==> flow/config.mk <==
export PLATFORM = sky130hd
export DESIGN_NAME = CPU
export DESIGN_NICKNAME = CPU
export VERILOG_FILES = /design/flow/design.v
export SDC_FILE = /design/flow/constraint.sdc
export NUM_CORES = 4
export LEC_CHECK = 0
export ABC_AREA = 0
export CAP_MARGIN = 35
export CELL_PAD_IN_SITES_GLOBAL_PLACEMENT = 3
export CORE_MARGIN = 2
export CORE_UTILIZATION = 32
export CTS_CLUSTER_DIAMETER = 23
export GPL_ROUTABILITY_DRIVEN = 1
export GPL_TIMING_DRIVEN = 1
export MIN_ROUTING_LAYER = met1
export PLACE_DENSITY = 0.4
export SLEW_MARGIN = 20
==> flow/constraint.sdc <==
create_clock -name core_clock -period 8.66 [get_ports {clk}]
set_input_delay 1.7320 -clock core_clock [delete_from_list [all_inputs] [get_ports {clk}]]
set_output_delay 1.7320 -clock core_clock [all_outputs]
set_load 0.01 [all_outputs]
==> flow/design.v <==
module ALU(A, B, op, zero, out);
	input signed[31:0] A, B;
	input[2:0] op;
	output zero;
	output[31:0] out;
	assign out = (op==3'b000) ? A + B:
			(op==3'b001) ? A - B:
			(op==3'b010) ? A & B:
			(op==3'b011) ? A | B:
			(op==3'b100) ? A ^ B:
			(op==3'b101) ? ((A < B)? 1 : 0) : 0;
	assign zero = ~|out;
endmodule
module adder32bit(A, B, out);
	input[31:0] A, B;
	output[31:0] out;
	assign out = A + B;
endmodule
module controller(op, func3, func7, regWrite, resultSrc, memWrite, jal, branch, jalr, ALUControl, ALUSrc, immSrc);
	input[6:0] op, func7;
	input[2:0] func3;
	output reg[2:0] ALUControl, immSrc;
	output reg[1:0] resultSrc;
	output reg memWrite, jal, branch, jalr, ALUSrc, regWrite;
	parameter[6:0] RTYPE = 7'b0110011, ITYPE = 7'b0010011, STYPE = 7'b0100011, JTYPE = 7'b1101111,
		 BTYPE = 7'b1100011, UTYPE = 7'b0110111, LWTYPE = 7'b0000011, JALRTYPE = 7'b1100111;
	parameter[9:0] ADD = 10'b0000000000, SUB = 10'b0100000000, AND = 10'b0000000111, OR = 10'b0000000110, SLT = 10'b0000000010;
	parameter[2:0] LW = 3'b010, ADDI = 3'b000, XORI = 3'b100, ORI = 3'b110, SLTI = 3'b010, JALR = 3'b000, 
			SW = 3'b010,
			BEQ = 3'b000, BNE = 3'b001, BLT = 3'b100, BGE = 3'b101; 
	always@(op, func3, func7)
	begin
		{regWrite, resultSrc, memWrite, jal, branch, jalr, ALUControl, ALUSrc, immSrc} = 14'b0;
		case(op)
			RTYPE:
			begin
				{regWrite, resultSrc, memWrite, jal, branch, jalr, ALUSrc} = 8'b1000_0000;
				case({func7, func3})
					ADD: ALUControl = 3'b000;
					SUB: ALUControl = 3'b001;
					AND: ALUControl = 3'b010;
					OR: ALUControl = 3'b011;
					SLT: ALUControl = 3'b101;
				endcase
			end
			ITYPE:
			begin
				{regWrite, resultSrc, memWrite, jal, branch, jalr, ALUSrc, immSrc} = 11'b1000_0001_000;
				case(func3)
					ADDI: ALUControl = 3'b000;
					XORI: ALUControl = 3'b100;
					ORI: ALUControl = 3'b011;
					SLTI: ALUControl = 3'b101;
				endcase
			end
			STYPE: {regWrite, memWrite, jal, branch, jalr, ALUControl, ALUSrc, immSrc} = 12'b0100_0000_1001;
			JTYPE: {regWrite, resultSrc, memWrite, jal, branch, jalr, immSrc} = 10'b1100_1000_10;
			BTYPE: 
			begin
				{regWrite, memWrite, jal, branch, jalr, ALUSrc, immSrc} = 9'b0001_0001_1;
				case(func3)
					BEQ:
					begin
						ALUControl <= 3'b001;
					end
					BNE:
					begin
						ALUControl <= 3'b001;
					end
					BLT:
					begin
						ALUControl <= 3'b101;
					end
					BGE:
					begin
						ALUControl <= 3'b101;
					end
				endcase
			end
			UTYPE: {regWrite, resultSrc, memWrite, jal, branch, jalr, immSrc} = 10'b1110_0001_00;
			LWTYPE: {regWrite, resultSrc, memWrite, jal, branch, jalr, ALUControl, ALUSrc, immSrc} = 14'b1010_0000_0010_00;
			JALRTYPE: {regWrite, resultSrc, memWrite, jal, branch, jalr, ALUControl, ALUSrc, immSrc} = 14'b1100_0010_0010_00;
		endcase
	end
endmodule
module decoder(jalr, jal, branch, zero, LSB, func3, PCSrc);
	input jalr, jal, branch, zero, LSB;
	input[2:0] func3;
	output reg[1:0] PCSrc;
	parameter[2:0] BEQ = 3'b000, BNE = 3'b001, BLT = 3'b100, BGE = 3'b101;
	always@(jalr, jal, branch, zero, LSB, func3)
	begin
		if(jal)
			PCSrc = 2'b01;
		else if(jalr)
			PCSrc = 2'b10;
		else if(branch)
		begin
			case(func3)
				BEQ: PCSrc = zero ? 2'b01 : 2'b00;
				BNE: PCSrc = zero ? 2'b00 : 2'b01;
				BLT: PCSrc = LSB ? 2'b01 : 2'b00;
				BGE: PCSrc = LSB ? 2'b00 : 2'b01;
				default: PCSrc = 2'b00;
			endcase
		end
		else
			PCSrc = 2'b00;
	end
endmodule
module FDReg(clk, en, clr, instRF, PCF, PCPlus4F, instRD, PCD, PCPlus4D);
	input clk, en, clr;
	input[31:0] instRF, PCF, PCPlus4F;
	output reg[31:0] instRD, PCD, PCPlus4D;
	always@(posedge clk)
	begin
		if(clr)
			{instRD, PCD, PCPlus4D} <= 96'b0;
		else if(~en) 
			{instRD, PCD, PCPlus4D} <= {instRF, PCF, PCPlus4F};
		else
			{instRD, PCD, PCPlus4D} <= {instRD, PCD, PCPlus4D};
	end
endmodule
module DEReg(clk, clr, regWriteD, resultSrcD, memWriteD, jalD, branchD, jalrD, ALUControlD, ALUSrcD,func3D ,RD1D, RD2D, PCD, RS1D, RS2D, RDD,
		immExtD, PCPlus4D, regWriteE, resultSrcE, memWriteE, jalE, branchE, jalrE, ALUControlE, ALUSrcE, func3E, RD1E, RD2E, PCE, RS1E,
		RS2E, RDE, immExtE, PCPlus4E);
	input clk, clr;
	input regWriteD;
	input[1:0] resultSrcD;
	input memWriteD, jalD, branchD, jalrD;
	input[2:0] ALUControlD;
	input ALUSrcD;
	input[2:0] func3D;
	input[31:0] RD1D, RD2D, PCD;
	input[4:0] RS1D, RS2D, RDD;
	input[31:0] immExtD, PCPlus4D;
	output reg regWriteE;
	output reg[1:0] resultSrcE;
	output reg memWriteE, jalE, branchE, jalrE;
	output reg[2:0] ALUControlE;
	output reg ALUSrcE;
	output reg[2:0] func3E;
	output reg[31:0] RD1E, RD2E, PCE;
	output reg[4:0] RS1E, RS2E, RDE;
	output reg[31:0] immExtE, PCPlus4E;
	always@(posedge clk)
	begin
		if(clr)
			{regWriteE, resultSrcE, memWriteE, jalE, branchE, jalrE, ALUControlE, ALUSrcE, func3E, RD1E, RD2E, PCE, RS1E, RS2E,
			RDE, immExtE, PCPlus4E} <= 0;
		else
			{regWriteE, resultSrcE, memWriteE, jalE, branchE, jalrE, ALUControlE, ALUSrcE, func3E, RD1E, RD2E, PCE, RS1E, RS2E, RDE,
			immExtE, PCPlus4E} <= {regWriteD, resultSrcD, memWriteD, jalD, branchD, jalrD, ALUControlD, ALUSrcD, func3D, RD1D, RD2D,
			PCD, RS1D, RS2D, RDD, immExtD, PCPlus4D};
	end
endmodule
module EMReg(clk, rst, regWriteE, resultSrcE, memWriteE, ALUResultE, writeDataE, RDE, immExtE, PCPlus4E, regWriteM, resultSrcM, memWriteM,
		ALUResultM, writeDataM, RDM, immExtM, PCPlus4M);
	input clk, rst;
	input regWriteE;
	input[1:0] resultSrcE;
	input memWriteE;
	input[31:0] ALUResultE, writeDataE;
	input[4:0] RDE;
	input[31:0] immExtE, PCPlus4E;
	output reg regWriteM;
	output reg[1:0] resultSrcM;
	output reg memWriteM;
	output reg[31:0] ALUResultM, writeDataM;
	output reg[4:0] RDM;
	output reg[31:0] immExtM, PCPlus4M;
	always@(posedge clk)
	begin
		if(rst)
			{regWriteM, resultSrcM, memWriteM} <= 0;
		else
		{regWriteM, resultSrcM, memWriteM, ALUResultM, writeDataM, RDM, immExtM, PCPlus4M} <= {regWriteE, resultSrcE, memWriteE,
		ALUResultE, writeDataE, RDE, immExtE, PCPlus4E};
	end
endmodule
module MWReg(clk, rst, regWriteM, resultSrcM, ALUResultM, readDataM, RDM, immExtM, PCPlus4M, regWriteW, resultSrcW, ALUResultW, readDataW, RDW,
		immExtW, PCPlus4W);
	input clk, rst;
	input regWriteM;
	input[1:0] resultSrcM;
	input[31:0] ALUResultM, readDataM;
	input[4:0] RDM;
	input[31:0] immExtM, PCPlus4M;
	output reg regWriteW;
	output reg[1:0] resultSrcW;
	output reg[31:0] ALUResultW, readDataW;
	output reg[4:0] RDW;
	output reg[31:0] immExtW, PCPlus4W;
	always@(posedge clk)
	begin
		if(rst)
			{regWriteW, resultSrcW} <= 0;
		else
		{regWriteW, resultSrcW, ALUResultW, readDataW, RDW, immExtW, PCPlus4W} <= {regWriteM, resultSrcM, ALUResultM, readDataM, RDM,
		immExtM, PCPlus4M};
	end
endmodule
module hazardUnit(RS1D, RS2D, RS1E, RS2E, RDE, PCSrcE, resultSrcE, RDM, regWriteM, RDW, regWriteW, resultSrcM, resultSrcW, stallF, stallD, flushD, flushE, forwardAE,
		forwardBE);
	input[4:0] RS1D, RS2D, RS1E, RS2E, RDE;
	input[1:0] PCSrcE, resultSrcE;
	input[4:0] RDM;
	input regWriteM;
	input[4:0] RDW;
	input regWriteW;
	input[1:0] resultSrcM, resultSrcW;
	output reg stallF, stallD, flushD, flushE;
	output reg[1:0] forwardAE, forwardBE;
	reg lwStall;
	always@(RS1D, RS2D, RS1E, RS2E, RDE, PCSrcE, resultSrcE, RDM, regWriteM, RDW, regWriteW, resultSrcM, resultSrcW)
	begin
		{stallF, stallD, flushD, flushE, forwardAE, forwardBE} = 0; 
		if(RS1E == RDM && resultSrcM==2'b11 && RS1E!=0)
			forwardAE = 2'b11;
		else if (((RS1E == RDM) && regWriteM) && RS1E!=0)
			forwardAE = 2'b10;
		else if ((RS1E == RDW && regWriteW && RS1E!=0) || (RS1E == RDW && resultSrcW==2'b11 && RS1E!=0))
			forwardAE = 2'b01;
		else
			forwardAE = 2'b00;
		if(RS2E == RDM && resultSrcM==2'b11 && RS2E!=0)
			forwardBE = 2'b11;
		else if (((RS2E == RDM) && regWriteM) && RS2E!=0)
			forwardBE = 2'b10;
		else if ((RS2E == RDW && regWriteW && RS2E!=0) || (RS2E == RDW && resultSrcW==2'b11 && RS2E!=0))
			forwardBE = 2'b01;
		else
			forwardBE = 2'b00;
		if(((RS1D == RDE) || (RS2D == RDE)) && (resultSrcE == 2'b01))
			lwStall = 1'b1;
		else
			lwStall = 1'b0;
		{stallF, stallD} = {lwStall, lwStall};
		if(PCSrcE != 2'b00)
			flushD = 1'b1;
		else
			flushD = 1'b0;
		if(PCSrcE != 2'b00 || lwStall == 1)
			flushE = 1'b1;
		else
			flushE = 1'b0;
	end
endmodule
module immExtend(in, immSrc, out);
	input[31:7] in;
	input[2:0] immSrc;
	output[31:0] out;
	assign out = (immSrc == 3'b000) ? {{20{in[31]}}, in[31:20]}:
		(immSrc == 3'b001) ? {{20{in[31]}}, in[31:25], in[11:7]}:
		(immSrc == 3'b010) ? {{12{in[31]}}, in[31], in[19:12], in[20], in[30:21], 1'b0}:
		(immSrc == 3'b011) ? {{19{in[31]}}, in[31], in[7], in[30:25], in[11:8], 1'b0}:
		(immSrc == 3'b100) ? {in[31:12], 12'b0}:
		32'b0;
endmodule
module mux2to1(i0, i1, sel, out);
	input[31:0] i0, i1;
	input sel;
	output[31:0] out;
	assign out = (sel==1'b0) ? i0:
			(sel==1'b1) ? i1 : 0;
endmodule
module mux3to1(i0, i1, i2, sel, out);
	input[31:0] i0, i1, i2;
	input[1:0] sel;
	output[31:0] out;
	assign out = (sel==2'b00) ? i0:
			(sel==2'b01) ? i1:
			(sel==2'b10) ? i2: 0;
endmodule
module mux4to1(i0, i1, i2, i3, sel, out);
	input[31:0] i0, i1, i2, i3;
	input[1:0] sel;
	output[31:0] out;
	assign out = (sel==2'b00) ? i0:
			(sel==2'b01) ? i1:
			(sel==2'b10) ? i2:
			(sel==2'b11) ? i3: 0;
endmodule
module reg32bit(in, clk, rst, en, out);
	input[31:0] in;
	input clk, rst, en;
	output reg[31:0] out;
	always@(posedge clk)
	begin
		if(rst)
			out <= 32'b0;
		else if(~en)
			out <= in;
		else
			out <= out;
	end
endmodule
module regFile(A1, A2, A3, WD, regWrite, clk, RD1, RD2);
	input[4:0] A1, A2, A3;
	input[31:0] WD;
	input regWrite, clk;
	output[31:0] RD1, RD2;
	reg[31:0] mem[0:31];
	assign RD1 = (A1 == 5'b0) ? 32'b0 : mem[A1];
	assign RD2 = (A2 == 5'b0) ? 32'b0 : mem[A2];
	always@(negedge clk) 
	begin
		if(regWrite && A3!=32'b0)
			mem[A3] <= WD;
		else
			mem[A3] <= mem[A3];
	end
endmodule
module dataPath(clk, rst, instRF, readDataM, PCFOut, ALUResultMOut, writeDataMOut, memWriteMOut, regWriteD, resultSrcD, memWriteD, jalD, branchD, jalrD, ALUControlD, ALUSrcD, immSrcD, stallF, stallD, flushD, 
		flushE, forwardAE, forwardBE, op, func3, func7, RS1DOut, RS2DOut, RS1EOut, RS2EOut, RDEOut, PCSrcEOut, resultSrcEOut,
		RDMOut, regWriteMOut, RDWOut, regWriteWOut, resultSrcMOut, resultSrcWOut);
	input clk, rst;
	input[31:0] instRF, readDataM;
	output[31:0] PCFOut, ALUResultMOut, writeDataMOut;
	output memWriteMOut;
	input regWriteD;
	input[1:0] resultSrcD;
	input memWriteD, jalD, branchD, jalrD;
	input[2:0] ALUControlD;
	input ALUSrcD;
	input[2:0] immSrcD;
	input stallF, stallD, flushD, flushE;
	input[1:0] forwardAE, forwardBE;
	output[6:0] op;
	output[2:0] func3;
	output[6:0] func7;
	output[4:0] RS1DOut, RS2DOut;
	output[4:0] RS1EOut, RS2EOut, RDEOut;
	output[1:0] PCSrcEOut, resultSrcEOut;
	output[4:0] RDMOut;
	output regWriteMOut;
	output[4:0] RDWOut;
	output regWriteWOut;
	output[1:0] resultSrcMOut, resultSrcWOut;
	wire[31:0] PCFNext, PCF, PCPlus4F;
	wire[31:0] instRD;
	wire[2:0] func3D; 
	wire[31:0] RD1D, RD2D, PCD;
	wire[4:0] RS1D, RS2D, RDD; 
	wire[31:0] immExtD, PCPlus4D;
	wire regWriteE;
	wire[1:0] resultSrcE;
	wire memWriteE, jalE, branchE, jalrE;
	wire[2:0] ALUControlE;
	wire ALUSrcE;
	wire[2:0] func3E;
	wire[31:0] RD1E, RD2E, PCE;
	wire[4:0] RS1E, RS2E, RDE;
	wire[31:0] immExtE, PCPlus4E;
	wire[31:0] srcAE, srcBE, writeDataE, ALUResultE, PCTargetE;
	wire zeroE;
	wire regWriteM;
	wire[1:0] resultSrcM;
	wire memWriteM;
	wire[31:0] ALUResultM, writeDataM;
	wire[4:0] RDM;
	wire[31:0] immExtM, PCPlus4M;
	wire regWriteW;
	wire[1:0] resultSrcW;
	wire[31:0] ALUResultW, readDataW;
	wire[4:0] RDW;
	wire[31:0] immExtW, PCPlus4W, resultW;
	wire[1:0] PCSrcE;
	mux3to1 PCMux(PCPlus4F, PCTargetE, ALUResultE, PCSrcE, PCFNext);
	reg32bit PCReg(PCFNext, clk, rst, stallF, PCF);
	adder32bit addWith4(PCF, 4, PCPlus4F);
	FDReg myFDReg(clk, stallD, flushD | rst, instRF, PCF, PCPlus4F, instRD, PCD, PCPlus4D);
	regFile myRegFile(instRD[19:15], instRD[24:20], RDW, resultW, regWriteW, clk, RD1D, RD2D);
	immExtend myImmExt(instRD[31:7], immSrcD, immExtD);
	DEReg myDEReg(clk, flushE | rst, regWriteD, resultSrcD, memWriteD, jalD, branchD, jalrD, ALUControlD, ALUSrcD, func3D, RD1D, RD2D, PCD, RS1D,
			RS2D, RDD, immExtD, PCPlus4D, regWriteE, resultSrcE, memWriteE, jalE, branchE, jalrE, ALUControlE, ALUSrcE, func3E,
			RD1E, RD2E, PCE, RS1E, RS2E, RDE, immExtE, PCPlus4E);
	mux4to1 forwardAMux(RD1E, resultW, ALUResultM, immExtM, forwardAE, srcAE);
	mux4to1 forwardBMux(RD2E, resultW, ALUResultM, immExtM,forwardBE, writeDataE);
	mux2to1 srcBEMux(writeDataE, immExtE, ALUSrcE, srcBE);
	adder32bit addWithImm(PCE, immExtE, PCTargetE);
	ALU myALU(srcAE, srcBE, ALUControlE, zeroE, ALUResultE);
	EMReg myEMReg(clk, rst, regWriteE, resultSrcE, memWriteE, ALUResultE, writeDataE, RDE, immExtE, PCPlus4E, regWriteM, resultSrcM, memWriteM,
		ALUResultM, writeDataM, RDM, immExtM, PCPlus4M);
	MWReg myMWReg(clk, rst, regWriteM, resultSrcM, ALUResultM, readDataM, RDM, immExtM, PCPlus4M, regWriteW, resultSrcW, ALUResultW, readDataW,
			RDW, immExtW, PCPlus4W);
	mux4to1 resultMux(ALUResultW, readDataW, PCPlus4W, immExtW, resultSrcW, resultW);
	decoder DCD(jalrE, jalE, branchE, zeroE, ALUResultE[0], func3E, PCSrcE);
	assign func3D = instRD[14:12];
	assign RS1D = instRD[19:15];
	assign RS2D = instRD[24:20];
	assign RDD = instRD[11:7];
	assign op = instRD[6:0];
	assign func3 = instRD[14:12];
	assign func7 = instRD[31:25];
	assign PCFOut = PCF;
	assign ALUResultMOut = ALUResultM;
	assign writeDataMOut = writeDataM;
	assign memWriteMOut = memWriteM;
	assign RS1DOut = RS1D;
	assign RS2DOut = RS2D;
	assign RS1EOut = RS1E;
	assign RS2EOut = RS2E;
	assign RDEOut = RDE;
	assign PCSrcEOut = PCSrcE;
	assign resultSrcEOut = resultSrcE;
	assign RDMOut = RDM;
	assign regWriteMOut = regWriteM;
	assign RDWOut = RDW;
	assign regWriteWOut = regWriteW;
	assign resultSrcMOut = resultSrcM;
	assign resultSrcWOut = resultSrcW;
endmodule
module CPU(clk, rst, imem_addr, imem_rdata, dmem_addr, dmem_wdata, dmem_we, dmem_rdata);
	input clk, rst;
	output[31:0] imem_addr;
	input[31:0] imem_rdata;
	output[31:0] dmem_addr, dmem_wdata;
	output dmem_we;
	input[31:0] dmem_rdata;
	wire[4:0] RS1D, RS2D, RS1E, RS2E, RDE;
	wire[1:0] PCSrcE, resultSrcE;
	wire[4:0] RDM;
	wire regWriteM;
	wire[4:0] RDW;
	wire regWriteW, stallF, stallD, flushD, flushE;
	wire[1:0] forwardAE, forwardBE;
	wire[1:0] resultSrcM, resultSrcW;
	wire[6:0] op;
	wire[2:0] func3;
	wire[6:0] func7;
	wire regWrite;
	wire[1:0] resultSrc;
	wire memWrite, jal, branch, jalr;
	wire[2:0] ALUControl;
	wire ALUSrc;
	wire[2:0] immSrc;
	hazardUnit HU(RS1D, RS2D, RS1E, RS2E, RDE, PCSrcE, resultSrcE, RDM, regWriteM, RDW, regWriteW, resultSrcM, resultSrcW, stallF,
			stallD, flushD, flushE, forwardAE, forwardBE);
	dataPath DP(clk, rst, imem_rdata, dmem_rdata, imem_addr, dmem_addr, dmem_wdata, dmem_we, regWrite, resultSrc, memWrite, jal, branch, jalr, ALUControl, ALUSrc, immSrc, stallF, stallD, flushD, 
		flushE, forwardAE, forwardBE, op, func3, func7, RS1D, RS2D, RS1E, RS2E, RDE, PCSrcE, resultSrcE,
		RDM, regWriteM, RDW, regWriteW, resultSrcM, resultSrcW);
	controller CU(op, func3, func7, regWrite, resultSrc, memWrite, jal, branch, jalr, ALUControl, ALUSrc, immSrc);
endmodule
==> flow/run.sh <==
#!/bin/bash
# the make line also repeats each setting of config.mk as NAME=value (left out here)
make -C /OpenROAD-flow-scripts/flow DESIGN_CONFIG=/design/flow/config.mk WORK_HOME=/design/flow/orfs CLKGATE_MAP_FILE= finish
==> results of run 1 <==
-- stage by stage --
stage	util (%)	cells	total power, uW	area (sq um)
global route	45.3	10340	34700	107000
global placement	35.4	8283	12100	83500
finish	45.3	10346	33300	107000
floorplan	-	5002	10800	76200
CTS	45.2	10334	33700	107000
detailed placement	35.5	8298	12100	83700
-- metal layers --
layer / up-vias / part of all wire (%) / GRT usage (%)
met4: 0 / 2.0 / 8.86
met1: 28665 / 46 / 35.9
met2: 1747 / 46 / 39.5
met5: - / 0 / 0
li1: 23589 / - / -
met3: 437 / 5.4 / 6.45
-- cell type report --
| type | count | area [sq um] |
|---|---|---|
| Antenna cell | 8 | 20.0 |
| Multi-Input combinational cell | 2887 | 29400 |
| Fill cell | 21404 | 129000 |
| Inverter | 152 | 578 |
| Timing Repair Buffer | 502 | 4670 |
| Tap cell | 3150 | 3940 |
| Clock inverter | 1367 | 7700 |
| Clock buffer | 670 | 15400 |
| Sequential cell | 1610 | 45200 |
==> results.txt, run 1 <==
flow finished, numbers: pre-CTS WS 130 ps, gr usage total 25.9%, Critical R2R Capture DP.myDEReg.immExtE[27]$_SDFF_PP0_, internal power 24700 uW, Vias/cell 5.26, Worst Path Arrival 8970 ps, # Cells Yosys 4971, clock power share 66.1%, residual DRC count 0, Largest logic family multiplexers, Hold Slack 395 ps, area leader, netlist edfxtp_1, post-synthesis cell area 76000 sq um, worst-path maximum fanout 18, commonest cells in the netlist edfxtp_1, mux4_2, nand2_1, nor2_1, dfxtp_1, part of the power in registers 26.8%, Seq share, synth 59.4%, Sw Pwr 8570 uW, Slew Limit Fails 0, Num CTS Buffers 575, Dominant flop cell edfxtp_1, crit-path leading delay family AND-OR/OR-AND gates, clk buf depth 4, post-CTS setup repair buffer count 0, maximum vdd drop 0.000266 V, Flops after synth 1610, Synth area leaders edfxtp_1, mux4_2, dfxtp_1, ha_1, nand2_1, Multiplexer share 21.1%, Logic power comb 2360 uW, Worst Hold Class reg2reg, Adder Share, Synth 2.19%, max incr delay on CP 700 ps, final antenna-violating net count 0, Clock transition at path regs 40 ps, Rows 178, tool warning count 1103, gpl congestion 0.843, Worst path depth 35, Startpoint Class flop, drt first pass iters 7, layout overhead on the synthesized area 40.5%, H-tree levels 6, # IOs 163, first-pass GRT wire length 439 mm, Ys Warns 9, yosys xor share 1.20%, Worst Setup SP DP.myDEReg.RS2E[1]$_SDFF_PP0_, Final HPWL DP 208 mm, flip-flops with a built-in enable 1290, Hold-fix buffers, CTS 0, Die Ht 491 um, Sw Share 25.7%, via count 54.4k, Final Critical Period 8220 ps, die width 491 um, worst hold start DP.myDEReg.PCPlus4E[25]$_SDFF_PP0_, Netlist cell types 92, Max Freq 0.122 GHz, number of gates resized after CTS 0, aoi share 6.88%, Avg Inst Size Synth 15.3 sq um, Pre-Place Util 32.2%, Slowest-stage cell, CP or4_1, Worst-Skew Late Latency 940 ps, final hold violation count 0, hold path cells 0, status timing/DRC/antenna clean, Pwr top clock, antenna violations before repair 28, WS Path Type reg2reg, Synth Instances 4971, leakage 0.0422 uW, worst setup margin 440 ps, Slew @ Worst Pin 1030 ps, Critical Path End DP.myDEReg.immExtE[27]$_SDFF_PP0_, setup slack, reg-to-reg 440 ps, R2R depth 35, vias in the first global route 59.5k, top cell type by instance count after synthesis edfxtp_1, Final Skew 58.2 ps, final global-route overflow total 0, TritonCTS clock tree yes, Clock Power 22000 uW, overall routed net length 316 mm, Yosys Chip Area 76000 sq um, drt wl/cell 30.6 um, sequential power 8910 uW, TNS Setup 0 ps, worst r2r src DP.myDEReg.RS2E[1]$_SDFF_PP0_, Comb power frac 7.1%, PwrDens 311 nW/um^2, Period Utilization, post-route 94.9%, CP most frequent cell buf_4, area of the core 236000 sq um, I/O Buffers 162, DR iter-0 viols 4259, Max Cap Viol 0, CTS Sinks 1610, Post-synth ARST share 0%, CP Capture Type flop, CP Buf/Inv Count 10, RSZ-0062 raised after global routing no, clk root buf clkbuf_16, largest net degree at the start of global routing 125, Slew HR 31.4%, chip area 242000 sq um, Final setup viols 0, Worst Path Required 9410 ps, fin nets 6949, simple share 6.71%, Worst Hold Endpoint DP.myEMReg.PCPlus4M[25]$_DFFE_PN_, Max-area cell share 50.9%
==> inputs of run 2 (changes only) <==
- ABC_AREA: 0 -> not set
- CAP_MARGIN: 35 -> 20
- CELL_PAD_IN_SITES_GLOBAL_PLACEMENT: 3 -> not set
- CORE_UTILIZATION: 32 -> 65
- CTS_CLUSTER_DIAMETER: 23 -> not set
- GPL_ROUTABILITY_DRIVEN: 1 -> not set
- GPL_TIMING_DRIVEN: 1 -> not set
- MIN_ROUTING_LAYER: met1 -> not set
- PLACE_DENSITY: 0.4 -> not set
- clock period: 8.66 -> 6.8 ns (I/O delays scaled with it)
==> run 2 against run 1 <==
The layout now fails its checks (setup timing). Final cell count fell by 19%. Utilization increased by 37 points. Hold slack better by 7.7 ps. Clock power fell by 42%. Combinational power up 39%. Critical endpoint is now DP.myFDReg.instRD[4]$_SDFFE_PP0N_. Largest cell class unchanged. Largest power group unchanged. Highest routed layer is now met5.
==> results.txt, run 2 <==
flow finished, numbers: Clock Power 12700 uW, maximum vdd drop 0.000326 V, Hold-fix buffers, CTS 0, final hold violation count 0, Startpoint Class flop, crit-path leading delay family simple AND/OR/NAND/NOR gates, area of the core 116000 sq um, largest net degree at the start of global routing 170, Sw Share 30.3%, Final Skew 69.6 ps, Vias/cell 6.90, CTS Sinks 1610, CP Capture Type flop, sequential power 11300 uW, worst r2r src DP.myEMReg.RDM[2]$_DFFE_PN_, I/O Buffers 162, Final HPWL DP 154 mm, Flops after synth 1610, TritonCTS clock tree yes, Worst Path Required 7500 ps, antenna violations before repair 8, Worst Path Arrival 7920 ps, Adder Share, Synth 2.19%, Dominant flop cell edfxtp_1, Sw Pwr 8250 uW, commonest cells in the netlist edfxtp_1, mux4_2, nand2_1, nor2_1, dfxtp_1, CP most frequent cell buf_4, gr usage total 44.8%, Final Critical Period 7230 ps, design area 95900 sq um, part of the power in registers 41.3%, Hold Slack 403 ps, Critical R2R Capture DP.myFDReg.instRD[4]$_SDFFE_PP0N_, worst-path maximum fanout 14, setup slack, reg-to-reg -430 ps, H-tree levels 4, chip area 120000 sq um, first-pass GRT wire length 386 mm, clk buf depth 3, Largest logic family multiplexers, die width 346 um, Max Cap Viol 0, post-synthesis cell area 76000 sq um, Comb power frac 12.1%, Synth Instances 4971, Slew HR 19.8%, clock power share 46.6%, clk root buf clkbuf_16, DR iter-0 viols 8525, drt first pass iters 9, Seq share, synth 59.4%, hold path cells 0, worst setup margin -426 ps, Final setup viols 313, R2R depth 32, Netlist cell types 92, fin nets 6864, # IOs 163, Multiplexer share 21.1%, status failed layout checks, violated checks setup timing, CP Buf/Inv Count 10, Slew @ Worst Pin 1200 ps, Pre-Place Util 65.5%, Critical Path End DP.myFDReg.instRD[4]$_SDFFE_PP0N_, Worst path depth 32, RSZ-0062 raised after global routing yes, Yosys Chip Area 76000 sq um, residual DRC count 0, leakage 0.0377 uW, fillers 5888, Worst Hold Class reg2reg, Slew Limit Fails 0, Logic power comb 3290 uW, Worst-Skew Late Latency 860 ps, Clock transition at path regs 60 ps, TNS Setup -102660 ps, Post-DP Area 83600 sq um, Die Ht 346 um, simple share 6.71%, pre-CTS WS -924 ps, via count 57.5k, internal power 19000 uW, Rows 125, top cell type by instance count after synthesis edfxtp_1, Ys Warns 9, Worst Hold Endpoint DP.myEMReg.PCPlus4M[29]$_DFFE_PN_, WS Path Type reg2reg, final antenna-violating net count 0, overall routed net length 269 mm, Max-area cell share 50.9%, Num CTS Buffers 165, Slowest-stage cell, CP or4_4, tool warning count 1109, max incr delay on CP 540 ps, Max Freq 0.138 GHz, Worst Setup SP DP.myEMReg.RDM[2]$_DFFE_PN_, vias in the first global route 59.8k, gpl congestion 1.04, area leader, netlist edfxtp_1, Pwr top clock, PwrDens 284 nW/um^2, # Cells Yosys 4971, final global-route overflow total 0, flip-flops with a built-in enable 1290, layout overhead on the synthesized area 26.1%, Post-synth ARST share 0%, yosys xor share 1.20%, drt wl/cell 32.2 um, Synth area leaders edfxtp_1, mux4_2, dfxtp_1, ha_1, nand2_1, Period Utilization, post-route 106%, aoi share 6.88%, Avg Inst Size Synth 15.3 sq um, worst hold start DP.myDEReg.PCPlus4E[29]$_SDFF_PP0_
==> run 2: area by class of cell <==
class                   instances  area [sq um]  area share (%)
inverters                     152           578           0.603
flip-flops and latches       1610         45200            47.1
multi-input cells            2888         30900            32.2
clock buffers                 201          4470            4.66
diodes                          5          12.5          0.0130
repair buffers                826          7720            8.05
clock inverters              1125          5140            5.36
well taps                    1524          1910            1.99
==> run 2: stage by stage <==
step                      power (uW)  util [%]  instances
after floorplan                13700         -       5002
after global placement         15200      72.0       6926
final                          27300      82.7       8331
after global routing           28100      82.6       8326
after CTS                      27000      81.6       8305
after detailed placement       15300      72.1       6927
==> run 2: timing repair <==
item / in CTS / in global routing
pin swaps: 61 / 81
setup buffers: 43 / 22
cloned: 13 / 9
setup endpoints to repair: 313 / 313
resized: 193 / 246
==> run 2: metal layers <==
metal / GRT usage (%) / part of all wire (%) / up-vias / wire, um
li1: - / - / 23075 / -
met1: 56.7 / 33 / 28224 / 89100
met2: 67.6 / 46 / 5042 / 124000
met3: 13.8 / 14 / 1099 / 36600
met4: 29.4 / 7.0 / 22 / 18700
met5: 0 / 0.053 / - / 143
==> inputs of run 3 (changes only) <==
- ABC_AREA: not set -> 1
- CORE_ASPECT_RATIO: not set -> 0.5
- CORE_UTILIZATION: 65 -> 72
- CTS_CLUSTER_DIAMETER: not set -> 235
- CTS_CLUSTER_SIZE: not set -> 100
- PLACE_DENSITY: not set -> 0.39
- SETUP_SLACK_MARGIN: not set -> -0.54
- clock period: 6.8 -> 5.42 ns (I/O delays scaled with it)
==> run 3 against run 2 <==
The flow now stops in 5_1_grt. Synthesized area rose by 6.4%. Die area is 3.8% lower. Synthesized cell count increased by 81%.
==> results.txt, run 3 <==
yosys + openroad results -> gpl congestion 1.10, Num CTS Buffers 20, final global-route overflow total 778, Inst Count DP 10.9k, Die Ht 241 um, top cell type by instance count after synthesis nand2_1, Multiplexer share 0%, stop err [ERROR GRT-0116] Global routing finished with congestion. Check the congestion regions in the DRC Viewer., I/O Buffers 162, simple share 16.1%, Halt Stage 5_1_grt, Netlist cell types 59, Yosys Chip Area 80900 sq um, Rows 86, post-synthesis cell area 80900 sq um, Max-area cell share 47.9%, clk buf depth 3, Dominant flop cell edfxtp_1, gr usage total 82.9%, area of the core 111000 sq um, aoi share 17.8%, Final HPWL DP 211 mm, Largest logic family AND-OR/OR-AND gates, Pre-Place Util 73.0%, Flops after synth 1610, die width 478 um, yosys xor share 0.715%, clk root buf clkbuf_16, CTS Sinks 1610, Ys Warns 9, Hold-fix buffers, CTS 0, Adder Share, Synth 2.05%, chip area 115000 sq um, flip-flops with a built-in enable 1290, H-tree levels 1, status did not finish, Synth area leaders edfxtp_1, o21ai_0, dfxtp_1, nand2_1, a21oi_1, commonest cells in the netlist nand2_1, o21ai_0, edfxtp_1, inv_1, nor2_1, Avg Inst Size Synth 9.01 sq um, area leader, netlist edfxtp_1, Post-synth ARST share 0%, Seq share, synth 55.8%, # IOs 163, # Cells Yosys 8979, Synth Instances 8979, pre-CTS WS -1070 ps
-- run 3: timing repair --
item                                    in CTS
gates resized                              157
buffers inserted                            82
endpoints found under the setup margin     313
pin swaps                                   12
cloned                                      16
-- run 3: routing by layer --
metal / global-route usage, % / overflow
met4: 74.5 / 193
met2: 93.3 / 256
met5: 66.0 / 31
met1: 84.1 / 110
met3: 75.3 / 188
-- run 3: through the flow --
step                area [sq um]  TNS [ps]  util (%)  hold slack, ps
floorplan                  81000    -65860         -             386
global placement           88900   -252010      80.3             386
detailed placement         88900   -278720      80.3             393
CTS                        95000   -162190      85.8             433
==> inputs of run 4 (changes only) <==
- ABC_AREA: 1 -> not set
- CORE_ASPECT_RATIO: 0.5 -> not set
- CORE_UTILIZATION: 72 -> 18
- CTS_CLUSTER_DIAMETER: 235 -> not set
- CTS_CLUSTER_SIZE: 100 -> not set
- PLACE_DENSITY: 0.39 -> not set
- SETUP_SLACK_MARGIN: -0.54 -> not set
- clock period: 5.42 -> 13.0 ns (I/O delays scaled with it)
==> run 4 against run 3 <==
Now clean on timing, DRC and antenna. Die area increased to 3.7 times the previous value. Synthesized cell count down 45%. Synthesized area decreased by 6.0%.
==> results.txt, run 4 <==
flow finished, numbers: fin nets 6328, Sw Share 29.3%, chip area 428000 sq um, Die Ht 654 um, layout overhead on the synthesized area 24.7%, Multiplexer share 21.1%, Startpoint Class flop, fillers 44.4k, met3 routed WL 26.6 mm, Largest logic family multiplexers, Final HPWL DP 183 mm, Hold Slack 383 ps, Pre-Place Util 18.1%, Worst Path Arrival 11540 ps, worst hold start DP.myDEReg.PCPlus4E[10]$_SDFF_PP0_, Period Utilization, post-route 83.1%, gr usage total 12.7%, Final setup viols 0, Slew Limit Fails 0, tool warning count 1098, Vias/cell 4.44, gpl congestion 0.964, via count 52.9k, H-tree levels 4, Synth area leaders edfxtp_1, mux4_2, dfxtp_1, ha_1, nand2_1, flip-flops with a built-in enable 1290, worst-path maximum fanout 45, Synth Instances 4971, Adder Share, Synth 2.19%, Final Skew 88.5 ps, setup slack, reg-to-reg 2200 ps, clk root buf clkbuf_16, leakage 0.0346 uW, residual DRC count 0, Seq share, synth 59.4%, drt first pass iters 10, commonest cells in the netlist edfxtp_1, mux4_2, nand2_1, nor2_1, dfxtp_1, first-pass GRT wire length 392 mm, Comb power frac 9.7%, Max Cap Viol 0, Worst Hold Class reg2reg, DR iter-0 viols 6898, Worst-Skew Late Latency 870 ps, CTS Sinks 1610, Critical Path End DP.myDEReg.RD2E[25]$_SDFF_PP0_, Slowest-stage cell, CP and3_2, final hold violation count 0, Netlist cell types 92, Final Critical Period 10800 ps, PwrDens 146 nW/um^2, simple share 6.71%, Logic power comb 1350 uW, overall routed net length 280 mm, internal power 9810 uW, Post-synth ARST share 0%, Num CTS Buffers 178, WS Path Type reg2reg, Rows 238, Flops after synth 1610, antenna violations before repair 23, hold path cells 0, Sw Pwr 4060 uW, Max-area cell share 50.9%, max incr delay on CP 890 ps, status timing/DRC/antenna clean, Pwr top clock, Slew HR 18.5%, DR top layer met5, Ys Warns 9, R2R depth 26, Dominant flop cell edfxtp_1, WL met1 104 mm, CP Capture Type flop, Slew @ Worst Pin 1210 ps, Yosys Chip Area 76000 sq um, area leader, netlist edfxtp_1, clk buf depth 3, Hold-fix buffers, CTS 0, Clock Power 6580 uW, CP Buf/Inv Count 2, clock power share 47.4%, die width 654 um, maximum vdd drop 0.000117 V, Worst Setup SP DP.myEMReg.RDM[4]$_DFFE_PN_, I/O Buffers 162, Worst Hold Endpoint DP.myEMReg.PCPlus4M[10]$_DFFE_PN_, met2 wire len 134 mm, top cell type by instance count after synthesis edfxtp_1, drt wl/cell 23.5 um, largest net degree at the start of global routing 136, final global-route overflow total 0, worst r2r src DP.myEMReg.RDM[4]$_DFFE_PN_, # Cells Yosys 4971, post-CTS setup repair buffer count 0, Worst Path Required 13740 ps, TritonCTS clock tree yes, number of gates resized after CTS 0, yosys xor share 1.20%, final antenna-violating net count 0, area of the core 420000 sq um, post-synthesis cell area 76000 sq um, # IOs 163, aoi share 6.88%, sequential power 5940 uW, RSZ-0062 raised after global routing no, crit-path leading delay family simple AND/OR/NAND/NOR gates, Max Freq 0.0926 GHz, Avg Inst Size Synth 15.3 sq um, Power Total 13900 uW, part of the power in registers 42.9%, TNS Setup 0 ps, Worst path depth 26, Clock transition at path regs 70 ps, Critical R2R Capture DP.myDEReg.RD2E[25]$_SDFF_PP0_, vias in the first global route 54.6k
-- run 4: metrics by stage --
step                      worst slack [ps]  cell area [sq um]  util, %  instances
after global placement                2660              84700     20.1      10566
after floorplan                       2580              76200        -       5002
after detailed placement              2500              84800     20.2      10568
after CTS                             2460              94800     22.5      11918
final                                 2200              94800     22.6      11934
after global routing                  1850              94800     22.5      11925
-- run 4: cell type report --
class / count / area (sq um) / share of cell area, %
Multi-Input combinational cell: 2887 / 29400 / 31.0
Inverter: 152 / 578 / 0.610
Clock inverter: 1135 / 5140 / 5.42
Timing Repair Buffer: 278 / 2540 / 2.68
Clock buffer: 216 / 4860 / 5.12
Tap cell: 5640 / 7060 / 7.44
Antenna cell: 16 / 40.0 / 0.0422
Sequential cell: 1610 / 45200 / 47.7
-- run 4: per-layer routing --
layer	track usage, %	vias up
met5	0	-
met3	3.28	619
met1	15.2	27191
met2	20.7	3076
met4	7.01	4
li1	-	22040
==> inputs of run 5 (changes only) <==
- CAP_MARGIN: 20 -> 35
- CELL_PAD_IN_SITES_DETAIL_PLACEMENT: not set -> 0
- CELL_PAD_IN_SITES_GLOBAL_PLACEMENT: not set -> 2
- CORE_MARGIN: 2 -> 7
- CORE_UTILIZATION: 18 -> 23
- TNS_END_PERCENT: not set -> 60
- clock period: 13.0 -> 8.76 ns (I/O delays scaled with it)
==> run 5 against run 4 <==
Combinational power rose by 51%. Fmax rose by 28%. Global-route usage rose by 2.9 points. Critical endpoint is now DP.myDEReg.PCPlus4E[6]$_SDFF_PP0_. Critical path type unchanged. Synthesized area did not move. Synthesized cell count did not move.
==> results.txt, run 5 <==
flow finished, numbers: via count 51.5k, residual DRC count 0, internal power 14600 uW, PwrDens 219 nW/um^2, Max Freq 0.119 GHz, Seq share, synth 59.4%, Period Utilization, post-route 96.2%, final hold violation count 0, worst r2r src DP.myMWReg.RDW[4]$_DFFE_PN_, clk root buf clkbuf_16, Logic power comb 2040 uW, commonest cells in the netlist edfxtp_1, mux4_2, nand2_1, nor2_1, dfxtp_1, setup slack, reg-to-reg 330 ps, Post-synth ARST share 0%, vias in the first global route 54.7k, area of the core 328000 sq um, tool warning count 1104, Num CTS Buffers 183, Final setup viols 0, Worst Hold Endpoint DP.myEMReg.PCPlus4M[17]$_DFFE_PN_, DR iter-0 viols 4888, CP most frequent cell buf_4, Sw Share 29.1%, drt first pass iters 9, maximum vdd drop 0.000202 V, Post-DP Area 84000 sq um, # IOs 163, Critical R2R Capture DP.myDEReg.PCPlus4E[6]$_SDFF_PP0_, Avg Inst Size Synth 15.3 sq um, Final HPWL DP 182 mm, WS Path Type reg2reg, area leader, netlist edfxtp_1, final global-route overflow total 0, CP Capture Type flop, worst-path maximum fanout 20, Critical Path End DP.myDEReg.PCPlus4E[6]$_SDFF_PP0_, Max-area cell share 50.9%, Multiplexer share 21.1%, top cell type by instance count after synthesis edfxtp_1, final antenna-violating net count 0, Clock Power 9810 uW, clk buf depth 3, Slew HR 24.7%, Max Cap Viol 0, design area 94300 sq um, Final Skew 69.6 ps, Sw Pwr 6000 uW, Die Ht 589 um, TNS Setup 0 ps, drt wl/cell 26.1 um, Inst Count DP 9340, part of the power in registers 42.6%, Flops after synth 1610, Ys Warns 9, Worst Setup SP DP.myMWReg.RDW[4]$_DFFE_PN_, max incr delay on CP 710 ps, Clock transition at path regs 60 ps, Final Critical Period 8430 ps, gpl congestion 0.866, Worst Hold Class reg2reg, crit-path leading delay family simple AND/OR/NAND/NOR gates, H-tree levels 4, Worst path depth 30, largest net degree at the start of global routing 162, first-pass GRT wire length 395 mm, Comb power frac 9.9%, final core utilization 28.7%, clock power share 47.5%, Vias/cell 4.80, TritonCTS clock tree yes, Pwr top clock, Worst Path Required 9470 ps, leakage 0.0351 uW, layout overhead on the synthesized area 24.1%, die width 589 um, Synth Instances 4971, flip-flops with a built-in enable 1290, Adder Share, Synth 2.19%, non-filler cells in the finished layout 10.7k, Netlist cell types 92, Yosys Chip Area 76000 sq um, post-synthesis cell area 76000 sq um, CP Buf/Inv Count 7, R2R depth 30, Slew @ Worst Pin 1130 ps, Largest logic family multiplexers, Worst-Skew Late Latency 840 ps, sequential power 8800 uW, Pre-Place Util 23.2%, CTS Sinks 1610, yosys xor share 1.20%, Worst Path Arrival 9140 ps, overall routed net length 280 mm, chip area 347000 sq um, Dominant flop cell edfxtp_1, Rows 210, gr usage total 15.6%, Slew Limit Fails 0, fin nets 6408, I/O Buffers 162, RSZ-0062 raised after global routing no, antenna violations before repair 8, status timing/DRC/antenna clean, Slowest-stage cell, CP o41ai_1, Startpoint Class flop, worst hold start DP.myDEReg.PCPlus4E[17]$_SDFF_PP0_, hold path cells 0, simple share 6.71%, # Cells Yosys 4971, Synth area leaders edfxtp_1, mux4_2, dfxtp_1, ha_1, nand2_1, aoi share 6.88%
==> run 5: metal layers <==
| metal | routed length [um] | track usage [%] | vias up | share of wire, % |
|---|---|---|---|---|
| met3 | 15600 | 3.16 | 365 | 5.6 |
| met4 | 7090 | 5.27 | 2 | 2.5 |
| li1 | - | - | 22229 | - |
| met1 | 120000 | 20.4 | 27110 | 43 |
| met2 | 137000 | 25.9 | 1759 | 49 |
| met5 | 13 | 0 | - | 0.0046 |
==> run 5: final cells by class <==
type	instances	area, sq um
fill	33274	234000
multi-input combinational	2887	29400
sequential	1610	45200
clock buffer	217	4860
clock inverter	1151	5270
antenna	6	15.0
inverter	152	578
timing repair buffer	353	3610
tap	4346	5440
==> run 5: metrics by stage <==
| step | setup WS, ps | hold WS (ps) | power (uW) |
|---|---|---|---|
| detailed placement | 51.9 | 390 | 11700 |
| global placement | 109 | 386 | 11700 |
| finish | 331 | 400 | 20600 |
| global route | 14.0 | 413 | 21700 |
| CTS | 78.5 | 403 | 21000 |
| floorplan | 457 | 386 | 10700 |
==> run 5: timing repair <==
action / in CTS / in global routing
resized: 1 / 5
pin swaps: 0 / 3
endpoints found under the setup margin: 1 / 291
buffers inserted: 0 / 4
endpoints found under the hold margin: 0 / 0
hold buffers: 0 / 0
gates cloned: 0 / 0
==> inputs of run 6 (changes only) <==
- ABC_AREA: not set -> 1
- CAP_MARGIN: 35 -> 20
- CELL_PAD_IN_SITES_DETAIL_PLACEMENT: 0 -> not set
- CELL_PAD_IN_SITES_GLOBAL_PLACEMENT: 2 -> not set
- CORE_MARGIN: 7 -> 2
- CORE_UTILIZATION: 23 -> 72
- PLACE_DENSITY: not set -> 0.78
- SETUP_SLACK_MARGIN: not set -> -0.57
- TNS_END_PERCENT: 60 -> not set
- clock period: 8.76 -> 5.91 ns (I/O delays scaled with it)
==> run 6 against run 5 <==
The flow now stops in 5_1_grt. Synthesized area grew 6.4%. Die area shrank 67%. Synthesized cell count grew 81%.
==> results.txt, run 6 <==
yosys + openroad results -> # IOs 163, Final HPWL DP 206 mm, I/O Buffers 162, Avg Inst Size Synth 9.01 sq um, Rows 122, final global-route overflow total 161, Num CTS Buffers 162, Adder Share, Synth 2.05%, aoi share 17.8%, Hold-fix buffers, CTS 0, gr usage total 79.2%, Die Ht 339 um, Flops after synth 1610, Yosys Chip Area 80900 sq um, CTS Sinks 1610, die width 339 um, Ys Warns 9, clk root buf clkbuf_16, Halt Stage 5_1_grt, Pre-Place Util 72.9%, Largest logic family AND-OR/OR-AND gates, top cell type by instance count after synthesis nand2_1, gpl congestion 1.14, Netlist cell types 59, Max-area cell share 47.9%, simple share 16.1%, Post-synth ARST share 0%, commonest cells in the netlist nand2_1, o21ai_0, edfxtp_1, inv_1, nor2_1, post-synthesis cell area 80900 sq um, chip area 115000 sq um, area leader, netlist edfxtp_1, Synth area leaders edfxtp_1, o21ai_0, dfxtp_1, nand2_1, a21oi_1, Inst Count DP 10.8k, area of the core 111000 sq um, # Cells Yosys 8979, flip-flops with a built-in enable 1290, stop err [ERROR GRT-0116] Global routing finished with congestion. Check the congestion regions in the DRC Viewer., Seq share, synth 55.8%, Multiplexer share 0%, Dominant flop cell edfxtp_1, H-tree levels 4, yosys xor share 0.715%, Synth Instances 8979, clk buf depth 3, status did not finish
[run 6: per-stage QoR]
step                      setup TNS [ps]  hold slack, ps  cell area (sq um)  utilization (%)  setup WS (ps)
after CTS                        -131890             405              98500             88.8           -573
after detailed placement         -173360             389              88800             80.0           -903
after global placement           -169830             387              88800             80.0           -938
after floorplan                   -59430             386              81000                -           -644
[run 6: what timing repair did]
| action | 4_1_cts |
|---|---|
| cloned | 5 |
| endpoints found under the setup margin | 313 |
| resized | 87 |
| pin swaps | 11 |
| setup buffers | 19 |
[run 6: metal layers]
metal  overflow  track usage, %
met1          3            80.3
met2         75            92.6
met3          3            66.8
met4         78            76.1
met5          2            43.4
==> inputs of run 7 (changes only) <==
- ABC_AREA: 1 -> not set
- CAP_MARGIN: 20 -> 40
- CELL_PAD_IN_SITES_DETAIL_PLACEMENT: not set -> 2
- CELL_PAD_IN_SITES_GLOBAL_PLACEMENT: not set -> 2
- CORE_UTILIZATION: 72 -> 43
- CTS_CLUSTER_DIAMETER: not set -> 213
- CTS_CLUSTER_SIZE: not set -> 25
- GPL_ROUTABILITY_DRIVEN: not set -> 0
- GPL_TIMING_DRIVEN: not set -> 0
- MAX_ROUTING_LAYER: not set -> met4
- MIN_ROUTING_LAYER: not set -> met2
- PLACE_DENSITY: 0.78 -> not set
- PLACE_DENSITY_LB_ADDON: not set -> 0.03
- SETUP_SLACK_MARGIN: -0.57 -> 0.65
- SLEW_MARGIN: 20 -> 35
- TNS_END_PERCENT: not set -> 15
- clock period: 5.91 -> 7.93 ns (I/O delays scaled with it)
==> run 7 against run 6 <==
The flow again stops in 5_1_grt. Die area up 57%. Synthesized cell count down 45%. Synthesized area shrank 6.0%.
==> results.txt, run 7 <==
yosys + openroad results -> Num CTS Buffers 75, top cell type by instance count after synthesis edfxtp_1, Die Ht 425 um, # Cells Yosys 4971, Adder Share, Synth 2.19%, Max-area cell share 50.9%, Avg Inst Size Synth 15.3 sq um, Dominant flop cell edfxtp_1, status did not finish, Ys Warns 9, gr usage total 78.1%, I/O Buffers 161, simple share 6.71%, Rows 154, clk root buf clkbuf_16, clk buf depth 3, H-tree levels 3, yosys xor share 1.20%, Halt Stage 5_1_grt, Synth Instances 4971, die width 425 um, Post-synth ARST share 0%, Flops after synth 1610, Synth area leaders edfxtp_1, mux4_2, dfxtp_1, ha_1, nand2_1, Largest logic family multiplexers, Pre-Place Util 43.2%, Yosys Chip Area 76000 sq um, stop err [ERROR GRT-0116] Global routing finished with congestion. Check the congestion regions in the DRC Viewer., CTS Sinks 1610, flip-flops with a built-in enable 1290, final global-route overflow total 1382, chip area 180000 sq um, post-synthesis cell area 76000 sq um, commonest cells in the netlist edfxtp_1, mux4_2, nand2_1, nor2_1, dfxtp_1, Multiplexer share 21.1%, area of the core 176000 sq um, area leader, netlist edfxtp_1, Netlist cell types 92, Seq share, synth 59.4%, Final HPWL DP 243 mm, # IOs 163, aoi share 6.88%
[run 7: per-stage QoR]
| step | area [sq um] | total power (uW) | std cells | setup slack, ps | TNS, ps |
|---|---|---|---|---|---|
| 4_1_cts | 92400 | 20200 | 8918 | 110 | 0 |
| 3_3_place_gp | 80700 | 13000 | 7503 | -4550 | -3186960 |
| 2_1_floorplan | 76200 | 11800 | 5002 | 358 | 0 |
| 3_5_place_dp | 83500 | 13100 | 7657 | -4010 | -1077860 |
[run 7: metal layers]
metal | overflow | global-route usage (%)
met1 | - | -
met2 | 131 | 81.7
met3 | 1143 | 88.2
met4 | 108 | 53.5
met5 | - | -
[run 7: what timing repair did]
action	CTS
setup buffers	106
hold buffers	0
setup endpoints to repair	338
pin swaps	70
gates cloned	27
gates resized	364
==> inputs of run 8 (changes only) <==
- ABC_AREA: not set -> 1
- CAP_MARGIN: 40 -> 20
- CELL_PAD_IN_SITES_DETAIL_PLACEMENT: 2 -> 0
- CELL_PAD_IN_SITES_GLOBAL_PLACEMENT: 2 -> 0
- CORE_UTILIZATION: 43 -> 72
- CTS_CLUSTER_DIAMETER: 213 -> 342
- CTS_CLUSTER_SIZE: 25 -> 57
- GPL_ROUTABILITY_DRIVEN: 0 -> 1
- GPL_TIMING_DRIVEN: 0 -> not set
- HOLD_SLACK_MARGIN: not set -> 0.29
- MIN_ROUTING_LAYER: met2 -> not set
- PLACE_DENSITY_LB_ADDON: 0.03 -> 0.0
- SETUP_SLACK_MARGIN: 0.65 -> 1.83
- TNS_END_PERCENT: 15 -> 5
- clock period: 7.93 -> 6.13 ns (I/O delays scaled with it)
==> run 8 against run 7 <==
The run again fails in 5_1_grt. Synthesized cell count rose by 81%. Die area decreased by 36%. Synthesized area rose by 6.4%.
==> results.txt, run 8 <==
yosys + openroad results -> status did not finish, Halt Stage 5_1_grt, stop err [ERROR GRT-0232] Routing congestion too high. Check the congestion heatmap in the GUI., gr usage total 81.0%, Final HPWL DP 203 mm, commonest cells in the netlist nand2_1, o21ai_0, edfxtp_1, inv_1, nor2_1, Adder Share, Synth 2.05%, CTS Sinks 1610, Num CTS Buffers 34, Pre-Place Util 72.9%, yosys xor share 0.715%, Synth area leaders edfxtp_1, o21ai_0, dfxtp_1, nand2_1, a21oi_1, gpl congestion 1.16, Multiplexer share 0%, Largest logic family AND-OR/OR-AND gates, die width 339 um, Synth Instances 8979, Netlist cell types 59, Avg Inst Size Synth 9.01 sq um, clk root buf clkbuf_16, area of the core 111000 sq um, chip area 115000 sq um, Dominant flop cell edfxtp_1, Max-area cell share 47.9%, Post-synth ARST share 0%, area leader, netlist edfxtp_1, Post-DP Area 88600 sq um, Yosys Chip Area 80900 sq um, Die Ht 339 um, Ys Warns 9, Flops after synth 1610, Rows 122, aoi share 17.8%, flip-flops with a built-in enable 1290, final global-route overflow total 37, # IOs 163, post-synthesis cell area 80900 sq um, clk buf depth 3, H-tree levels 2, simple share 16.1%, # Cells Yosys 8979, Seq share, synth 55.8%, top cell type by instance count after synthesis nand2_1, I/O Buffers 162
-- run 8: metrics by stage --
stage | std cells | setup TNS, ps | setup slack (ps)
floorplan | 9010 | 0 | 934
global placement | 10763 | -126050 | -552
detailed placement | 10765 | -158470 | -630
CTS | 11976 | -24200 | -261
-- run 8: timing repair --
item                                    CTS
pin swaps                                27
buffers inserted                        125
setup endpoints to repair              2361
endpoints found under the hold margin     0
gates cloned                              7
hold buffers                              0
gates resized                           221
-- run 8: layer usage --
layer | overflow | GRT usage [%]
met5 | - | -
met4 | 22 | 76.7
met3 | 0 | 69.0
met2 | 14 | 92.8
met1 | 1 | 80.5
==> inputs of run 9 (changes only) <==
- ABC_AREA: 1 -> not set
- CELL_PAD_IN_SITES_DETAIL_PLACEMENT: 0 -> not set
- CELL_PAD_IN_SITES_GLOBAL_PLACEMENT: 0 -> not set
- CORE_UTILIZATION: 72 -> 46
- CTS_CLUSTER_DIAMETER: 342 -> not set
- CTS_CLUSTER_SIZE: 57 -> not set
- GPL_ROUTABILITY_DRIVEN: 1 -> not set
- HOLD_SLACK_MARGIN: 0.29 -> not set
- MAX_ROUTING_LAYER: met4 -> not set
- PLACE_DENSITY_LB_ADDON: 0.0 -> not set
- SETUP_SLACK_MARGIN: 1.83 -> not set
- SLEW_MARGIN: 35 -> 20
- TNS_END_PERCENT: 5 -> not set
- clock period: 6.13 -> 9.75 ns (I/O delays scaled with it)
==> run 9 against run 8 <==
The run now finishes clean. Synthesized cell count shrank 45%. Die area is 47% higher. Synthesized area fell by 6.0%.
==> results.txt, run 9 <==
flow finished, numbers: commonest cells in the netlist edfxtp_1, mux4_2, nand2_1, nor2_1, dfxtp_1, Critical Path End DP.PCReg.out[7]$_SDFFE_PP0N_, Worst Hold Class reg2reg, fin nets 6332, gr usage total 30.2%, fillers 13.5k, Netlist cell types 92, Sw Share 28.7%, Clock Power 8530 uW, Synth area leaders edfxtp_1, mux4_2, dfxtp_1, ha_1, nand2_1, TritonCTS clock tree yes, post-CTS setup repair buffer count 0, WS Path Type reg2reg, worst setup margin 318 ps, Ys Warns 9, crit-path leading delay family AND-OR/OR-AND gates, Pre-Place Util 46.2%, largest net degree at the start of global routing 162, Dominant flop cell edfxtp_1, # Cells Yosys 4971, Final setup viols 0, drt first pass iters 11, Rows 149, Post-synth ARST share 0%, gpl congestion 0.970, Seq share, synth 59.4%, final antenna-violating net count 0, Adder Share, Synth 2.19%, leakage 0.0345 uW, clock power share 46.9%, flip-flops with a built-in enable 1290, status timing/DRC/antenna clean, Multiplexer share 21.1%, Synth Instances 4971, worst hold start DP.myDEReg.PCPlus4E[24]$_SDFF_PP0_, Logic power comb 1750 uW, RSZ-0062 raised after global routing no, Comb power frac 9.6%, Largest logic family multiplexers, Max Freq 0.106 GHz, Slew @ Worst Pin 1190 ps, worst-path cell chain xor2_1 -> a2111o_1 -> a2111oi_1 -> and2_1 -> nand2_1 -> a31oi_1 -> ha_1 -> or4_4 -> nor3_4 -> a2111oi_1 -> a21oi_1 -> nand3_1 -> nand4b_1 -> a2111o_1 -> or4_1 -> nor4_1 -> and4_1 -> mux2i_4 -> buf_4 -> or2_0 -> buf_4 -> a2bb2oi_1 -> a311oi_1, hold path cells 0, DR iter-0 viols 6886, yosys xor share 1.20%, pre-CTS WS 582 ps, clk root buf clkbuf_16, Avg Inst Size Synth 15.3 sq um, Slew Limit Fails 0, vias in the first global route 53.1k, area leader, netlist edfxtp_1, Max Cap Viol 0, Worst path depth 23, first-pass GRT wire length 364 mm, Worst Hold Endpoint DP.myEMReg.PCPlus4M[24]$_DFFE_PN_, worst r2r src DP.myMWReg.RDW[0]$_DFFE_PN_, Vias/cell 6.16, maximum vdd drop 0.000198 V, Power Total 18200 uW, post-synthesis cell area 76000 sq um, Clock transition at path regs 60 ps, overall routed net length 255 mm, tool warning count 1104, Worst Path Required 10410 ps, CP Capture Type flop, drt wl/cell 30.1 um, layout overhead on the synthesized area 18.9%, Yosys Chip Area 76000 sq um, H-tree levels 4, Final Critical Period 9430 ps, Worst-Skew Late Latency 850 ps, Worst Path Arrival 10090 ps, final hold violation count 0, Period Utilization, post-route 96.7%, residual DRC count 0, I/O Buffers 162, Final Skew 75.7 ps, max incr delay on CP 900 ps, Final HPWL DP 161 mm, chip area 169000 sq um, Critical R2R Capture DP.PCReg.out[7]$_SDFFE_PP0N_, aoi share 6.88%, clk buf depth 3, Slew HR 19.3%, via count 52.2k, CTS Sinks 1610, Worst Setup SP DP.myMWReg.RDW[0]$_DFFE_PN_, Max-area cell share 50.9%, simple share 6.71%, top cell type by instance count after synthesis edfxtp_1, final global-route overflow total 0, Startpoint Class flop, PwrDens 201 nW/um^2, TNS Setup 0 ps, part of the power in registers 43.5%, worst-path maximum fanout 38, setup slack, reg-to-reg 320 ps, internal power 13000 uW, die width 411 um, area of the core 165000 sq um, Die Ht 411 um, CP Buf/Inv Count 2, # IOs 163, Flops after synth 1610, sequential power 7900 uW, Sw Pwr 5220 uW, Pwr top clock, Slowest-stage cell, CP a2111oi_1, Num CTS Buffers 173, R2R depth 23, antenna violations before repair 7
==> run 9: final cells by class <==
| type | count | area (sq um) | area share (%) |
|---|---|---|---|
| sequential | 1610 | 45200 | 50.0 |
| timing repair buffer | 287 | 2740 | 3.03 |
| inverter | 152 | 578 | 0.640 |
| multi-input combinational | 2887 | 29400 | 32.5 |
| clock inverter | 1142 | 5130 | 5.68 |
| clock buffer | 203 | 4630 | 5.12 |
| antenna | 1 | 2.50 | 0.00277 |
| tap | 2189 | 2740 | 3.03 |
==> run 9: stage by stage <==
| stage | instances | instance area (sq um) | hold WS [ps] | util (%) |
|---|---|---|---|---|
| global placement | 7126 | 80600 | 386 | 49.0 |
| CTS | 8470 | 90400 | 402 | 54.9 |
| finish | 8471 | 90400 | 400 | 54.9 |
| global route | 8470 | 90400 | 409 | 54.9 |
| detailed placement | 7126 | 80600 | 389 | 49.0 |
| floorplan | 5002 | 76200 | 386 | - |
==> run 9: timing repair <==
action / 4_1_cts / 5_1_grt
gates resized: 0 / 1
endpoints found under the setup margin: 0 / 4
hold buffers: 0 / 0
==> run 9: routing by layer <==
metal	wire, um	vias to the layer above	part of all wire, %	global-route usage [%]
li1	-	22011	-	-
met1	104000	26937	41	42.1
met2	118000	2808	46	45.9
met3	23400	464	9.2	6.73
met4	9480	0	3.7	13.0
met5	0	-	0	0
==> inputs of run 10 (changes only) <==
- ABC_AREA: not set -> 0
- CAP_MARGIN: 20 -> 25
- CELL_PAD_IN_SITES_DETAIL_PLACEMENT: not set -> 2
- CELL_PAD_IN_SITES_GLOBAL_PLACEMENT: not set -> 2
- CORE_ASPECT_RATIO: not set -> 1.89
- CORE_UTILIZATION: 46 -> 43
- CTS_CLUSTER_DIAMETER: not set -> 213
- CTS_CLUSTER_SIZE: not set -> 25
- GPL_ROUTABILITY_DRIVEN: not set -> 0
- GPL_TIMING_DRIVEN: not set -> 0
- MAX_ROUTING_LAYER: not set -> met5
- MIN_ROUTING_LAYER: not set -> met2
- PLACE_DENSITY_LB_ADDON: not set -> 0.2
- SETUP_SLACK_MARGIN: not set -> 1.25
- SLEW_MARGIN: 20 -> 5
- TNS_END_PERCENT: not set -> 15
- clock period: 9.75 -> 7.93 ns (I/O delays scaled with it)
==> run 10 against run 9 <==
The run now fails in 5_1_grt. Die area up 7.0%. Synthesized area unchanged. Synthesized cell count unchanged.
==> results.txt, run 10 <==
yosys + openroad results -> yosys xor share 1.20%, Multiplexer share 21.1%, Dominant flop cell edfxtp_1, gr usage total 77.9%, Ys Warns 9, Seq share, synth 59.4%, Hold-fix buffers, CTS 0, Synth area leaders edfxtp_1, mux4_2, dfxtp_1, ha_1, nand2_1, # Cells Yosys 4971, Final HPWL DP 261 mm, Rows 212, Synth Instances 4971, Inst Count DP 7681, die width 310 um, top cell type by instance count after synthesis edfxtp_1, Num CTS Buffers 74, Largest logic family multiplexers, Die Ht 582 um, area leader, netlist edfxtp_1, Netlist cell types 92, stop err [ERROR GRT-0116] Global routing finished with congestion. Check the congestion regions in the DRC Viewer., status did not finish, Max-area cell share 50.9%, commonest cells in the netlist edfxtp_1, mux4_2, nand2_1, nor2_1, dfxtp_1, Avg Inst Size Synth 15.3 sq um, I/O Buffers 161, area of the core 176000 sq um, simple share 6.71%, chip area 180000 sq um, Adder Share, Synth 2.19%, CTS Sinks 1610, Pre-Place Util 43.2%, flip-flops with a built-in enable 1290, Post-synth ARST share 0%, # IOs 163, Halt Stage 5_1_grt, Yosys Chip Area 76000 sq um, H-tree levels 3, final global-route overflow total 261, Flops after synth 1610, post-synthesis cell area 76000 sq um, clk buf depth 3, clk root buf clkbuf_16, aoi share 6.88%
run 10: timing repair:
action / CTS
resized: 479
setup buffers: 117
cloned: 28
pin swaps: 126
endpoints found under the setup margin: 2177
run 10: per-layer routing:
layer  global-route usage, %  overflow
met1                       -         -
met2                    82.4        45
met3                    81.2       126
met4                    67.2        57
met5                    58.5        33
run 10: per-stage QoR:
stage / setup slack [ps] / hold slack [ps] / cell area, sq um / power, uW
floorplan: 358 / 386 / 76200 / 11800
global placement: -5880 / 390 / 80700 / 13000
detailed placement: -3690 / 390 / 83600 / 13200
CTS: 41.3 / 413 / 93000 / 20800
Power figures rest on the tool's default switching activity, not on a simulated workload.
